## job 7059
Design Integration, start of the top module:
module Integration(input clk,
	 input rst,
	 output [31:0]mem_addr,
	 output [31:0]mem_wdata,
	 output mem_we,
	 input [31:0]mem_rdata
 );
Size in the first run: ~3300 cells after synthesis, ~520 flip-flops, about 99 I/O pins.
clock: 8.49 ns
lec_check: 0
abc_area: 1
cap_margin: 20
cell_pad_in_sites_detail_placement: 2
cell_pad_in_sites_global_placement: 2
core_margin: 6
core_utilization: 40
cts_cluster_diameter: 239
gpl_timing_driven: 1
place_density_lb_addon: 0.22
slew_margin: 20
tns_end_percent: 95
run.sh (not shown) runs the stock make flow with config.mk's settings and CLKGATE_MAP_FILE=.
Job 7059 completed every stage of the flow, and the final layout passed the timing, design-rule and antenna checks.
Relative to job 7059, the following input files were edited for job 3908:
==> flow/config.mk <==
export PLATFORM = sky130hd
export DESIGN_NAME = Integration
export DESIGN_NICKNAME = Integration
export VERILOG_FILES = /design/flow/design.v
export SDC_FILE = /design/flow/constraint.sdc
export NUM_CORES = 4
export LEC_CHECK = 0
export CAP_MARGIN = 20
export CORE_MARGIN = 2
export CORE_UTILIZATION = 66
export CTS_CLUSTER_SIZE = 38
export SETUP_SLACK_MARGIN = 1.35
export SLEW_MARGIN = 35
==> flow/constraint.sdc <==
create_clock -name core_clock -period 5.0 [get_ports {clk}]
set_input_delay 1.0000 -clock core_clock [delete_from_list [all_inputs] [get_ports {clk}]]
set_output_delay 1.0000 -clock core_clock [all_outputs]
set_load 0.01 [all_outputs]
==> comparison <==
In the tables for job 7059 and job 3908, area after synthesis reads higher with job 7059.
No crash in job 3908: every stage finished, but the layout fails its final checks due to setup timing.
Chip area line of the yosys report down 2.1% in job 3908 wrt job 7059
Compared with job 7059, final routed wire length divided by cell count in job 3908 increased by more than 10%.
Relative to job 7059, the die width measured on job 3908 has decreased by more than 10%.
Summary of job 3908 over job 7059: maximum clock skew at final layout about even, compound-gate portion of the synthesized area fell 2.4 points.
Job 3908 vs job 7059: final core utilization up
Job 3908 reports its first element of the critical path as control.current_state[1] while job 7059 reports control.current_state[0].
Inputs modified between job 3908 and job 8575:
-- flow/config.mk --
<<< job 3908, line 8
export CAP_MARGIN = 20
export CORE_MARGIN = 2
export CORE_UTILIZATION = 66
export CTS_CLUSTER_SIZE = 38
export SETUP_SLACK_MARGIN = 1.35
export SLEW_MARGIN = 35
>>> job 8575, line 8
export CAP_MARGIN = 20
export CORE_MARGIN = 2
export CORE_UTILIZATION = 71
export CTS_CLUSTER_SIZE = 41
export SETUP_SLACK_MARGIN = -0.44
export SLEW_MARGIN = 20
==> flow/constraint.sdc <==
create_clock -name core_clock -period 5.04 [get_ports {clk}]
set_input_delay 1.0080 -clock core_clock [delete_from_list [all_inputs] [get_ports {clk}]]
set_output_delay 1.0080 -clock core_clock [all_outputs]
set_load 0.01 [all_outputs]
[summary]
- Lower placed wire-length estimate after detailed placement among job 8575 and job 3908: job 3908
- Job 8575 failed in global routing (5_1_grt) with GRT-0232.
- Post-place instance area ends up lower on job 8575.
- For hold buffer count at cts, job 8575 and job 3908 come out practically identical.
- Starting density of the core in job 8575 is 5.4 points higher than in job 3908
- Compared with job 3908, placer's final routability congestion estimate in job 8575 increased slightly.
- Going from job 3908 to job 8575, placement-stage worst setup slack -0.12 ns, instance count after placement with tap cells included went down, height of the chip down 3.5%.
- Compared job 8575 vs job 3908, and number of setup buffers added after CTS is down in job 8575.
- Against job 3908 as the reference, job 8575 delivers a lower die area.
- Against job 3908 as the reference, job 8575 delivers a lower floorplan row count.
Inputs modified between job 8575 and job 3996:
-- flow/config.mk --
<<< job 8575, line 8
export CAP_MARGIN = 20
export CORE_MARGIN = 2
export CORE_UTILIZATION = 71
export CTS_CLUSTER_SIZE = 41
export SETUP_SLACK_MARGIN = -0.44
export SLEW_MARGIN = 20
>>> job 3996, line 8
export CAP_MARGIN = 20
export CORE_MARGIN = 2
export CORE_UTILIZATION = 65
export CTS_CLUSTER_SIZE = 41
export SETUP_SLACK_MARGIN = 1.59
export SLEW_MARGIN = 20
==> flow/constraint.sdc <==
create_clock -name core_clock -period 6.27 [get_ports {clk}]
set_input_delay 1.2540 -clock core_clock [delete_from_list [all_inputs] [get_ports {clk}]]
set_output_delay 1.2540 -clock core_clock [all_outputs]
set_load 0.01 [all_outputs]
==> comparison <==
Summary of job 3996 over job 8575: number of gates given a new drive strength after cts up 70, buffer count from post-CTS setup fixing up 18, number of clock buffers inserted by TritonCTS flat. The final layout from job 3996, which completed every stage, passed the timing, design-rule and antenna checks at the end of the flow.
--- input diff job 3996..job 1224 ---
-- flow/config.mk --
<<< job 3996, line 8
export CAP_MARGIN = 20
export CORE_MARGIN = 2
export CORE_UTILIZATION = 65
export CTS_CLUSTER_SIZE = 41
export SETUP_SLACK_MARGIN = 1.59
export SLEW_MARGIN = 20
>>> job 1224, line 8
export CAP_MARGIN = 20
export CORE_MARGIN = 2
export CORE_UTILIZATION = 66
export SETUP_SLACK_MARGIN = 1.35
export SLEW_MARGIN = 20
==> flow/constraint.sdc <==
create_clock -name core_clock -period 5.74 [get_ports {clk}]
set_input_delay 1.1480 -clock core_clock [delete_from_list [all_inputs] [get_ports {clk}]]
set_output_delay 1.1480 -clock core_clock [all_outputs]
set_load 0.01 [all_outputs]
[summary]
STATUS run=job 1224 STAGES=ALL_DONE FINAL_CHECKS=FAILED CAUSE=setup timing
[compare] base=job 3996 new=job 1224: starting density of the core rose by 1.3 points, final design area excluding fillers rose by about 4%, residual overflow from global routing stayed essentially flat.

========
wip/fjord:
Integration again, from the RTL that the note above started with.
Settings: LEC_CHECK=0, CAP_MARGIN=20, CELL_PAD_IN_SITES_DETAIL_PLACEMENT=0, CORE_MARGIN=2, CORE_UTILIZATION=71, CTS_CLUSTER_SIZE=42, SETUP_SLACK_MARGIN=-0.41, SLEW_MARGIN=20; clock period 4.85 ns.
Seen in the log of wip/fjord: GRT-0232 during global routing, after which the run never completed.
Input-level comparison between wip/xenon and wip/fjord:
- CELL_PAD_IN_SITES_DETAIL_PLACEMENT no longer set, was 0
- CTS_CLUSTER_SIZE now 41, was 42
- SETUP_SLACK_MARGIN now -0.44, was -0.41
- CAP_MARGIN now 5, was 20
- CORE_UTILIZATION now 68, was 71
- the clock period (ns, I/O delays scaled along) now 5.0, was 4.85
Results
- Status(wip/fjord) = ERROR, stage = global routing
- To summarise wip/xenon: no stage aborted, but the layout did not pass its checks, failing on setup timing.
- Number of gates given a new drive strength after cts (wip/xenon vs. wip/fjord) decreases by more than 10%
- Summary — starting density of the core, wip/xenon relative to wip/fjord: lower, by 3.4 points.
- Comparing floorplan die area for wip/xenon and wip/fjord, the bigger number came from wip/xenon.
Setup changes, wip/xenon to wip/ember
- swapping 5 for 20 in CAP_MARGIN
- swapping -0.44 for 1.35 in SETUP_SLACK_MARGIN
- swapping 68 for 70 in CORE_UTILIZATION
- swapping 41 for 35 in CTS_CLUSTER_SIZE
- swapping 5.0 for 4.88 in the clock period (ns, I/O delays scaled along)
==> results <==
Flow for wip/ember halted at global routing, error code GRT-0116.
The run showing the greater number of gates given a new drive strength after cts is wip/ember.
From wip/xenon to wip/ember the numbers moved as follows: total placed instance area rose about 0.5%; final weighted congestion of routability-driven global placement rose 1.9%.
Post-placement setup slack was higher in the run labelled wip/xenon.
Total setup buffers inserted after CTS in wip/ember vs wip/xenon: up 20%
Changes observed in wip/ember relative to wip/xenon: netlist area before placement ~0 delta; area enclosed by the die boundary -2.8%.

========
trial 96:
Integration again, from the RTL that the note above started with.
==> flow/design.v (excerpt) <==
module Integration(input clk,
	 input rst,
	 output [31:0]mem_addr,
	 output [31:0]mem_wdata,
	 output mem_we,
	 input [31:0]mem_rdata
 );
Settings: LEC_CHECK=0, CAP_MARGIN=0, CORE_MARGIN=2, CORE_UTILIZATION=72, CTS_CLUSTER_DIAMETER=305, CTS_CLUSTER_SIZE=13, PLACE_DENSITY_LB_ADDON=0.02, SETUP_SLACK_MARGIN=0.18, SLEW_MARGIN=40; clock period 2.02 ns.
Trial 96 did not run to completion, as it errored out during clock tree synthesis (4_1_cts).
diff inputs: trial 96 => build 94
Settings: CORE_UTILIZATION now 40, was 72; PLACE_DENSITY_LB_ADDON no longer set, was 0.02; CAP_MARGIN now 20, was 0; SETUP_SLACK_MARGIN no longer set, was 0.18; CTS_CLUSTER_DIAMETER no longer set, was 305; CTS_CLUSTER_SIZE no longer set, was 13; SLEW_MARGIN now 20, was 40; the clock period (ns, I/O delays scaled along) now 8.0, was 2.02.
--- outcome ---
Every stage of the flow completed for build 94, and the final layout passed the timing, design-rule and antenna checks.
Comparing the two runs side by side, build 94 comes out behind trial 96 on standard cell core area.
Looking at HPWL reported at the end of detailed placement across build 94 and trial 96, the one that comes out higher is trial 96.
Reported for build 94 and trial 96, proportion of synthesized chip area in sequential cells turned out identical to the last digit.
On share of flip-flops with an asynchronous set or reset after synthesis, build 94 and trial 96 are neck and neck.
Compared with trial 96, in build 94 final RePlAce weighted congestion decreased about 15%, die outline area saw an increase, number of enable-type register cells in the synthesized netlist level.
Comparing height of the chip for build 94 and trial 96, the bigger number came from build 94.
For the post-place setup slack, build 94 came in 5110 ps higher than trial 96 did.

========
main:
Starting RTL as in the previous note.
Settings: LEC_CHECK=0, ABC_AREA=1, CAP_MARGIN=20, CELL_PAD_IN_SITES_DETAIL_PLACEMENT=1, CELL_PAD_IN_SITES_GLOBAL_PLACEMENT=0, CORE_ASPECT_RATIO=1.89, CORE_MARGIN=6, CORE_UTILIZATION=40, CTS_CLUSTER_DIAMETER=239, GPL_TIMING_DRIVEN=0, HOLD_SLACK_MARGIN=0.16, MAX_ROUTING_LAYER=met4, PLACE_DENSITY_LB_ADDON=0.22, SETUP_SLACK_MARGIN=0.0, SLEW_MARGIN=20, TNS_END_PERCENT=95; clock period 8.49 ns.
The flow did not stop early for main: all stages ran, and the layout cleared the timing, design-rule and antenna checks.
Changes in the feature branch relative to main:
- removing ABC_AREA (formerly 1)
- removing CTS_CLUSTER_DIAMETER (formerly 239)
- changing CORE_UTILIZATION from 40 to 72
- changing CORE_MARGIN from 6 to 2
- removing CORE_ASPECT_RATIO (formerly 1.89)
- removing HOLD_SLACK_MARGIN (formerly 0.16)
- setting CTS_CLUSTER_SIZE to 36 for the first time
- removing CELL_PAD_IN_SITES_DETAIL_PLACEMENT (formerly 1)
- removing PLACE_DENSITY_LB_ADDON (formerly 0.22)
- removing TNS_END_PERCENT (formerly 95)
- removing MAX_ROUTING_LAYER (formerly met4)
- removing SETUP_SLACK_MARGIN (formerly 0.0)
- removing GPL_TIMING_DRIVEN (formerly 0)
- removing CELL_PAD_IN_SITES_GLOBAL_PLACEMENT (formerly 0)
- changing the clock period (ns, I/O delays scaled along) from 8.49 to 5.74
==> comparison <==
Going from main to the feature branch, compound-cell area share of the yosys netlist now smaller, routability-driven placement congestion ratio has decreased, post-synthesis sequential area ratio increased 1.1 points. The feature branch failed in 5_1_grt with GRT-0232. The feature branch: synthesized cell area is 580 µm² lower than what main reported. Relative to main, number of nets produced by synthesis has decreased by 1160 in the feature branch.

========
Setup of job 1810:
Starting RTL as in the previous note.
Design Integration, start of the top module:
module Integration(input clk,
	 input rst,
	 output [31:0]mem_addr,
	 output [31:0]mem_wdata,
	 output mem_we,
	 input [31:0]mem_rdata
 );
make LEC_CHECK=0 CAP_MARGIN=20 CELL_PAD_IN_SITES_DETAIL_PLACEMENT=0 CELL_PAD_IN_SITES_GLOBAL_PLACEMENT=3 CORE_MARGIN=5 CORE_UTILIZATION=29 CTS_CLUSTER_SIZE=87 GPL_TIMING_DRIVEN=0 MIN_ROUTING_LAYER=met2 SLEW_MARGIN=20 TNS_END_PERCENT=50 finish   # period 11.0 ns
[inputs] job 8039 vs job 1810
- CORE_MARGIN changed from 5 to 2
- TNS_END_PERCENT removed (was 50)
- CORE_UTILIZATION changed from 29 to 71
- CELL_PAD_IN_SITES_DETAIL_PLACEMENT removed (was 0)
- SETUP_SLACK_MARGIN newly set to -0.37
- MIN_ROUTING_LAYER removed (was met2)
- CELL_PAD_IN_SITES_GLOBAL_PLACEMENT removed (was 3)
- CTS_CLUSTER_SIZE changed from 87 to 41
- GPL_TIMING_DRIVEN removed (was 0)
- the clock period (ns, I/O delays scaled along) changed from 11.0 to 4.84
Notes after the runs:
- Job 8039 got as far as 5_1_grt, where a tool error ended the run.
- From job 1810 to job 8039 the numbers moved as follows: pre-placement core utilization increased by 43 points relative to the old numbers; number of buffers inserted to repair setup after CTS has increased.
- For chip area, dividing the value from job 8039 by the value from job 1810 gives 0.40.
- Area of the placeable core (job 8039 / job 1810): 0.40
- Taking job 1810 as the reference, in job 8039 pre-CTS worst setup slack -2.66 ns, unique cell type count in the Yosys netlist ~0 delta, number of CTS-inserted buffers -9.
- Taking job 1810 as the reference, in job 8039 share of the yosys chip area belonging to registers neither gained nor lost much, estimated wirelength of the detail-placed design now sits lower, post-synth design cell area shows no meaningful change.
> inputs changed (job 8039 -> job 1050)
- CTS_CLUSTER_SIZE removed (was 41)
- CORE_UTILIZATION changed from 71 to 55
- SETUP_SLACK_MARGIN removed (was -0.37)
- the clock period (ns, I/O delays scaled along) changed from 4.84 to 4.43
==> results <==
- Per the comparison of job 1050 with job 8039, core utilization at floorplan fell 17 points, register bit count reported by yosys held steady, area after detailed placement +560 sq um, number of gates resized after CTS went up by 27.
- [job 1050] number of CTS-inserted buffers rose 3 relative to job 8039
- Taking job 8039 as 1.0, job 1050 lands at 0.933 on placed wire-length estimate.
- No crash in job 1050: every stage finished, but the layout fails its final checks due to setup timing.
- Job 8039 never completed, since it errored out during 5_1_grt.
- Against job 8039, overall chip area in job 1050 came out worse.
Edits applied to the flow inputs when going from job 1050 to job 4666:
- CORE_UTILIZATION: 55 -> 40
- the clock period (ns, I/O delays scaled along): 4.43 -> 7.6
Findings:
Every stage of the flow completed for job 4666, and the final layout passed the timing, design-rule and antenna checks. Summary of job 4666 over job 1050: tightest slew margin relative to the limit went down by 3.9 points; setup slack went up by 1.84 ns; total global routing track utilization went down by 10 points; number of nets in the final layout went down by 373. | design area | job 4666 vs job 1050 | about 12% lower |. Job 4666: final-layout clock-cell area share is 0.35 points higher than what job 1050 reported. Cmp job 4666 vs job 1050: met2 wire length lower in job 4666. Delta (job 4666 minus job 1050): final period utilization dropped 35 points; wire length dropped about 1.7%.

========
Starting RTL as in the previous note.
export LEC_CHECK = 0
export CAP_MARGIN = 5
export CORE_MARGIN = 4
export CORE_UTILIZATION = 40
export HOLD_SLACK_MARGIN = 0.19
export PLACE_DENSITY = 0.35
export SLEW_MARGIN = 25
export TNS_END_PERCENT = 85
create_clock -name core_clock -period 8.0 [get_ports {clk}]
The baseline passed the timing, design-rule and antenna checks.
Rerun with:
Settings changed: CORE_MARGIN 4 to 2, CORE_UTILIZATION 40 to 68, CTS_CLUSTER_DIAMETER set to 27, CTS_CLUSTER_SIZE set to 41, HOLD_SLACK_MARGIN 0.19 to not set, MAX_ROUTING_LAYER set to met4, PLACE_DENSITY 0.35 to not set, SETUP_SLACK_MARGIN set to 1.47, SLEW_MARGIN 25 to 20, TNS_END_PERCENT 85 to not set.
Clock period 8.0 ns to 5.0 ns, I/O delays scaled along.
With this change the flow aborted during global routing (5_1_grt) with GRT-0232.
Synthesized area is unchanged.
Die area fell by 42%.
Synthesized cell count stays the same.
Rerun with:
Settings changed: ABC_AREA set to 1, CAP_MARGIN 5 to 0, CORE_UTILIZATION 68 to 72, CTS_CLUSTER_DIAMETER 27 to 374, CTS_CLUSTER_SIZE 41 to 10, MAX_ROUTING_LAYER met4 to not set, SETUP_SLACK_MARGIN 1.47 to 1.38.
Clock period 5.0 ns to 4.63 ns, I/O delays scaled along.
Effect: The new run never finished: it broke off in global routing (5_1_grt). Synthesized cell count came out higher by 54%. Die size came out lower by 3.5%. Synthesized area came out higher by 2.1%.
